== wip/pepper ==
Design comp_mult_top, start of the top module:
module comp_mult_top #(
parameter NO_MULT   = 4     ,  
parameter APB_BADDR = 0     ,  
parameter SYS_AW    = 16    ,  
parameter REG_DW    = 16       
)(
input                    clk         ,  
input                    rst_n       ,  
input      [ SYS_AW-1:0] apb_paddr   ,  
input                    apb_psel    ,  
input                    apb_penable ,  
input                    apb_pwrite  ,  
input      [REG_DW -1:0] apb_pwdata  ,  
output                   apb_pready  ,  
output reg [REG_DW -1:0] apb_prdata  ,  
output reg               apb_pslverr ,  
output reg               mem_ce      ,  
output reg               mem_we      ,  
output reg [SYS_AW -1:0] mem_addr    ,  
output reg [     8 -1:0] mem_wr_data ,  
input      [     8 -1:0] mem_rd_data    
);
Settings: LEC_CHECK=0, ABC_AREA=1, CAP_MARGIN=20, CORE_MARGIN=2, CORE_UTILIZATION=67, CTS_CLUSTER_SIZE=98, PLACE_DENSITY=0.41, SETUP_SLACK_MARGIN=1.24, SLEW_MARGIN=20, TNS_END_PERCENT=5; clock period 5.15 ns.
run.sh (not shown) runs the stock make flow with config.mk's settings and CLKGATE_MAP_FILE=.
No crash in wip/pepper: every stage finished, but the layout fails its final checks due to negative setup slack.
Input changes introduced in wip/cedar (baseline for comparison: wip/pepper):
- CTS_CLUSTER_SIZE: 98 -> 36
- TNS_END_PERCENT: 5 -> unset
- CORE_UTILIZATION: 67 -> 66
- PLACE_DENSITY: 0.41 -> unset
- ABC_AREA: 1 -> unset
- HOLD_SLACK_MARGIN: unset -> 0.29
- the clock period (ns, I/O delays scaled along): 5.15 -> 8.58
==> results <==
- wip/cedar closes out successfully: all stages finished, all timing, DRC and antenna checks passed.
- From wip/pepper to wip/cedar the numbers moved as follows: final worst-path cycle share moved down; area of all sequential standard cells ~0 delta; reg2reg setup slack grew by 2.54 ns; number of distinct library cells after synthesis +44%.
- Slowest cell on the critical path: fa_1 -> wip/pepper, or4b_4 -> wip/cedar
- The dominant kind of combinational cell comes out adder cells in one run and simple AND/OR/NAND/NOR gates in the other, namely in wip/cedar and wip/pepper respectively.
- wip/cedar against wip/pepper: hold slack has decreased, global routing usage on met3 has decreased, via count has decreased, global-route usage has decreased.
- Max max-slew headroom at the worst pin across wip/pepper and wip/cedar: wip/pepper
- Measured against each other, wip/pepper and wip/cedar differ in via count of the first global-routing pass, the higher figure coming from wip/pepper.
- Of wip/cedar and wip/pepper, it is wip/cedar that has the lower final instance area.
- mem_rd_data[0] as the launch point of the worst path was reported by wip/cedar, and data_reg[0]$_DFFE_PN0P_ by wip/pepper.
Modified inputs, wip/xenon compared to wip/cedar
- swapping 66 for 40 in CORE_UTILIZATION
- clearing SETUP_SLACK_MARGIN, which used to be 1.24
- clearing CTS_CLUSTER_SIZE, which used to be 36
- clearing HOLD_SLACK_MARGIN, which used to be 0.29
- swapping 8.58 for 10.0 in the clock period (ns, I/O delays scaled along)
### Flow results
Measured against each other, wip/cedar and wip/xenon differ in summed area of non-filler cells in the final layout, the lower figure coming from wip/xenon.
Against wip/cedar, total routed wirelength in wip/xenon came out better.
Taking wip/cedar over wip/xenon, the internal portion of total power ratio works out to 1.3.
wip/xenon against wip/cedar: sequential power shows a reduction of about 14%, detailed route wirelength on metal2 shows a reduction of 6.8%, transition at the pin with the smallest max-transition slack shows a reduction of 0.027 ns.
Modified inputs, wip/ember compared to wip/xenon
- CTS_CLUSTER_SIZE newly set to 41
- CELL_PAD_IN_SITES_GLOBAL_PLACEMENT newly set to 2
- CAP_MARGIN changed from 20 to 15
- CTS_CLUSTER_DIAMETER newly set to 334
Findings:
When wip/ember is set beside wip/xenon, its combinational fraction of design power turns out to be 0.5 points larger.
wip/ember and wip/xenon ended up with roughly the same source-to-sink clock delay at the later pin of the worst-skew pair.
| data arrival time of the worst path | wip/ember vs wip/xenon | 0.02 ns higher |
wip/ember against wip/xenon: fmax now sits at about the same level, sequential share of layout area level.
[compare] base=wip/xenon new=wip/ember: clock network area share level, final worst hold slack moved up, core utilization level.

## run A
comp_mult_top again, from the RTL that the note above started with.
export LEC_CHECK = 0
export ABC_AREA = 1
export CAP_MARGIN = 25
export CORE_MARGIN = 8
export CORE_UTILIZATION = 45
export CTS_CLUSTER_DIAMETER = 227
export CTS_CLUSTER_SIZE = 98
export GPL_ROUTABILITY_DRIVEN = 0
export GPL_TIMING_DRIVEN = 1
export HOLD_SLACK_MARGIN = 0.19
export PLACE_DENSITY_LB_ADDON = 0.3
export SLEW_MARGIN = 20
export TNS_END_PERCENT = 20
create_clock -name core_clock -period 9.98 [get_ports {clk}]
diff inputs: run A => run B
Settings: a change of CTS_CLUSTER_SIZE from 98 to 40; a change of CORE_UTILIZATION from 45 to 70; an added PLACE_DENSITY of 0.61; a deleted PLACE_DENSITY_LB_ADDON that had been 0.3; a deleted TNS_END_PERCENT that had been 20; a change of CORE_MARGIN from 8 to 2; a deleted CTS_CLUSTER_DIAMETER that had been 227; an added SETUP_SLACK_MARGIN of 0.67; a change of the clock period (ns, I/O delays scaled along) from 9.98 to 8.12.
Findings:
Run B ran to completion and came out clean on the timing, DRC and antenna checks. Run A → run B: worst setup slack shrank by 640 ps, global-route wire length before repair grew by 1.8%, clock group share of total power shrank by 0.7 points, biggest cell delay along the critical path shrank by 60 ps.
Inputs modified between run B and run C:
Settings: a change of CAP_MARGIN from 25 to 15; a change of CORE_UTILIZATION from 70 to 72; a change of ABC_AREA from 1 to 0; a deleted PLACE_DENSITY that had been 0.61; a deleted SETUP_SLACK_MARGIN that had been 0.67; a change of HOLD_SLACK_MARGIN from 0.19 to -0.05; a change of the clock period (ns, I/O delays scaled along) from 8.12 to 6.71.
[summary]
- Although run C finished all stages, its layout failed final checks on setup timing.
- Summary of run C over run B: met3 track demand over resource in global routing up 1.0 points; buffers plus inverters on the worst setup path down 3; average routed wire per standard cell up 47%.

comp_mult_top again, from the RTL that the note above started with.
## comp_mult_top
module comp_mult_top #(
parameter NO_MULT   = 4     ,  
parameter APB_BADDR = 0     ,  
parameter SYS_AW    = 16    ,  
parameter REG_DW    = 16       
)(
input                    clk         ,  
input                    rst_n       ,  
input      [ SYS_AW-1:0] apb_paddr   ,  
input                    apb_psel    ,  
input                    apb_penable ,  
input                    apb_pwrite  ,  
input      [REG_DW -1:0] apb_pwdata  ,  
output                   apb_pready  ,  
output reg [REG_DW -1:0] apb_prdata  ,  
output reg               apb_pslverr ,  
output reg               mem_ce      ,  
output reg               mem_we      ,  
output reg [SYS_AW -1:0] mem_addr    ,  
output reg [     8 -1:0] mem_wr_data ,  
input      [     8 -1:0] mem_rd_data    
);
localparam DWIDTH = 8 ;
localparam IDLE   = 2'b00;  
localparam RD_OPS = 2'b01;  
localparam WORK   = 2'b10;  
localparam WR_RES = 2'b11;  
reg  [       REG_DW -1:0] op1_addr      ;  
reg  [       REG_DW -1:0] op2_addr      ;  
reg  [       REG_DW -1:0] res_addr      ;  
reg  [       REG_DW -1:0] no_op         ;  
reg  [       REG_DW -1:0] cfg_start     ;  
reg  [       REG_DW -1:0] sts_stop      ;  
wire                      wr_op1_addr   ;  
wire                      wr_op2_addr   ;  
wire                      wr_res_addr   ;  
wire                      wr_no_op      ;  
wire                      wr_cfg_start  ;  
wire                      wr_sts_stop   ;  
wire                      rd_sts_stop   ;  
wire                      rd_sts_state  ;  
wire                      sel_regs      ;  
reg                       op_val        ;  
wire                      op_rdy        ;  
  ...
export LEC_CHECK = 0
export ABC_AREA = 0
export CAP_MARGIN = 5
export CELL_PAD_IN_SITES_DETAIL_PLACEMENT = 1
export CORE_MARGIN = 7
export CORE_UTILIZATION = 41
export CTS_CLUSTER_DIAMETER = 279
export CTS_CLUSTER_SIZE = 95
export GPL_ROUTABILITY_DRIVEN = 1
export GPL_TIMING_DRIVEN = 0
export HOLD_SLACK_MARGIN = 0.19
export MAX_ROUTING_LAYER = met4
export PLACE_DENSITY_LB_ADDON = 0.17
export SETUP_SLACK_MARGIN = 0.67
export SLEW_MARGIN = 40
create_clock -name core_clock -period 9.98 [get_ports {clk}]
Then changed:
Settings changed: ABC_AREA 0 to 1, CAP_MARGIN 5 to 25, CELL_PAD_IN_SITES_DETAIL_PLACEMENT 1 to not set, CORE_ASPECT_RATIO set to 1.88, CORE_MARGIN 7 to 8, CORE_UTILIZATION 41 to 72, CTS_CLUSTER_DIAMETER 279 to 227, CTS_CLUSTER_SIZE 95 to 98, GPL_ROUTABILITY_DRIVEN 1 to 0, GPL_TIMING_DRIVEN 0 to 1, MAX_ROUTING_LAYER met4 to not set, PLACE_DENSITY_LB_ADDON 0.17 to 0.3, SETUP_SLACK_MARGIN 0.67 to not set, SLEW_MARGIN 40 to 20, TNS_END_PERCENT set to 20.
The new run passed the timing, DRC and antenna checks.
Non-clock buffer count decreases by 88.
Worst setup slack is better by 190 ps.
Total power shrinks by 39%.
Clock skew shrinks by 7.6 ps.
Utilization came out higher by 32 points.
Wire length rose by 14%.
Combinational power is lower by 84%.
Then changed:
Settings changed: ABC_AREA 1 to 0, CORE_ASPECT_RATIO 1.88 to not set, CORE_UTILIZATION 72 to 41, PLACE_DENSITY set to 0.59, PLACE_DENSITY_LB_ADDON 0.3 to not set.
The new run produced a clean layout.
Sequential share of layout area climbs by 1.0 points.
Non-clock buffer count climbs by 31.
Setup slack loses 420 ps.
Global-route usage drops by 22 points.
Routed wire length drops by a quarter to a third.
Design area drops by a few percent.
Clock skew climbs by 8.0 ps.
Die area climbs by well over a third.

== juniper ==
comp_mult_top again, from the RTL that the note above started with.
Settings: LEC_CHECK=0, CAP_MARGIN=40, CORE_MARGIN=2, CORE_UTILIZATION=66, CTS_CLUSTER_DIAMETER=29, SETUP_SLACK_MARGIN=1.24, SLEW_MARGIN=20; clock period 8.58 ns.
## Diff of input files: onyx against juniper
# juniper
export LEC_CHECK = 0
export CAP_MARGIN = 40
export CORE_MARGIN = 2
export CORE_UTILIZATION = 66
export CTS_CLUSTER_DIAMETER = 29
export SETUP_SLACK_MARGIN = 1.24
export SLEW_MARGIN = 20
create_clock -name core_clock -period 8.58 [get_ports {clk}]
# onyx
export LEC_CHECK = 0
export CAP_MARGIN = 20
export CORE_MARGIN = 2
export CORE_UTILIZATION = 40
export SETUP_SLACK_MARGIN = 1.74
export SLEW_MARGIN = 20
create_clock -name core_clock -period 9.39 [get_ports {clk}]
Findings:
Compare juniper and onyx | die outline area higher: onyx
Run comparison: juniper top layer reached by signal wires met5; onyx top layer reached by signal wires met4
After synthesis and placement, the instance count of onyx is above that of juniper.
In the metrics for juniper and onyx, the one carrying the higher total buffers and inverters traversed by the critical path is juniper.
Here is what was changed in the inputs of tundra compared with onyx.
# onyx
export LEC_CHECK = 0
export CAP_MARGIN = 20
export CORE_MARGIN = 2
export CORE_UTILIZATION = 40
export SETUP_SLACK_MARGIN = 1.74
export SLEW_MARGIN = 20
create_clock -name core_clock -period 9.39 [get_ports {clk}]
# tundra
export LEC_CHECK = 0
export CAP_MARGIN = 20
export CORE_MARGIN = 2
export CORE_UTILIZATION = 33
export SLEW_MARGIN = 20
create_clock -name core_clock -period 9.39 [get_ports {clk}]
Notes after the runs:
- Delta (tundra minus onyx): combined flip-flop and latch cell area closely matched the old numbers, synthesis-to-finish area growth decreased by 3.6 points relative to the old numbers.
- Compared with onyx, tundra shows global-route met1 utilization lower by 3.2 points.
- tundra -> onyx: summed standard-cell area reported by yosys delta 0, exact match
- Relative to onyx, tundra improves total internal power.
- mem_rd_data[1] as the start point of the critical path was reported by tundra, and mem_rd_data[2] by onyx.
- From onyx to tundra the numbers moved as follows: clock latency on the worst-skew pair fell by 0.02 ns; met3 wirelength from detailed routing rose by about 7.5%; relative slew slack fell by 14 points.
Relative to tundra, the following input files were edited for garnet:
# tundra
export LEC_CHECK = 0
export CAP_MARGIN = 20
export CORE_MARGIN = 2
export CORE_UTILIZATION = 33
export SLEW_MARGIN = 20
create_clock -name core_clock -period 9.39 [get_ports {clk}]
# garnet
export LEC_CHECK = 0
export ABC_AREA = 1
export CAP_MARGIN = 20
export CORE_MARGIN = 2
export CORE_UTILIZATION = 60
export CTS_CLUSTER_SIZE = 98
export SLEW_MARGIN = 20
export TNS_END_PERCENT = 5
create_clock -name core_clock -period 5.15 [get_ports {clk}]
### Flow results
No crash in garnet: every stage finished, but the layout fails its final checks due to setup timing.
Via count (garnet over tundra): increase, about 44%
Compared with tundra, in garnet AND-OR/OR-AND share of the synthesized area moved down; post-synthesis area per instance -20%; post-synthesis cell count increased by 870 relative to the old numbers; total wire length went up by 24 mm; fraction of the cycle the final worst path needs grew by 39 points.
Looking at top routing layer in use, the met4 result is from garnet; the met5 one comes from tundra.
Area after synthesis on garnet is behind tundra.
Power and IR drop assume default switching activity.
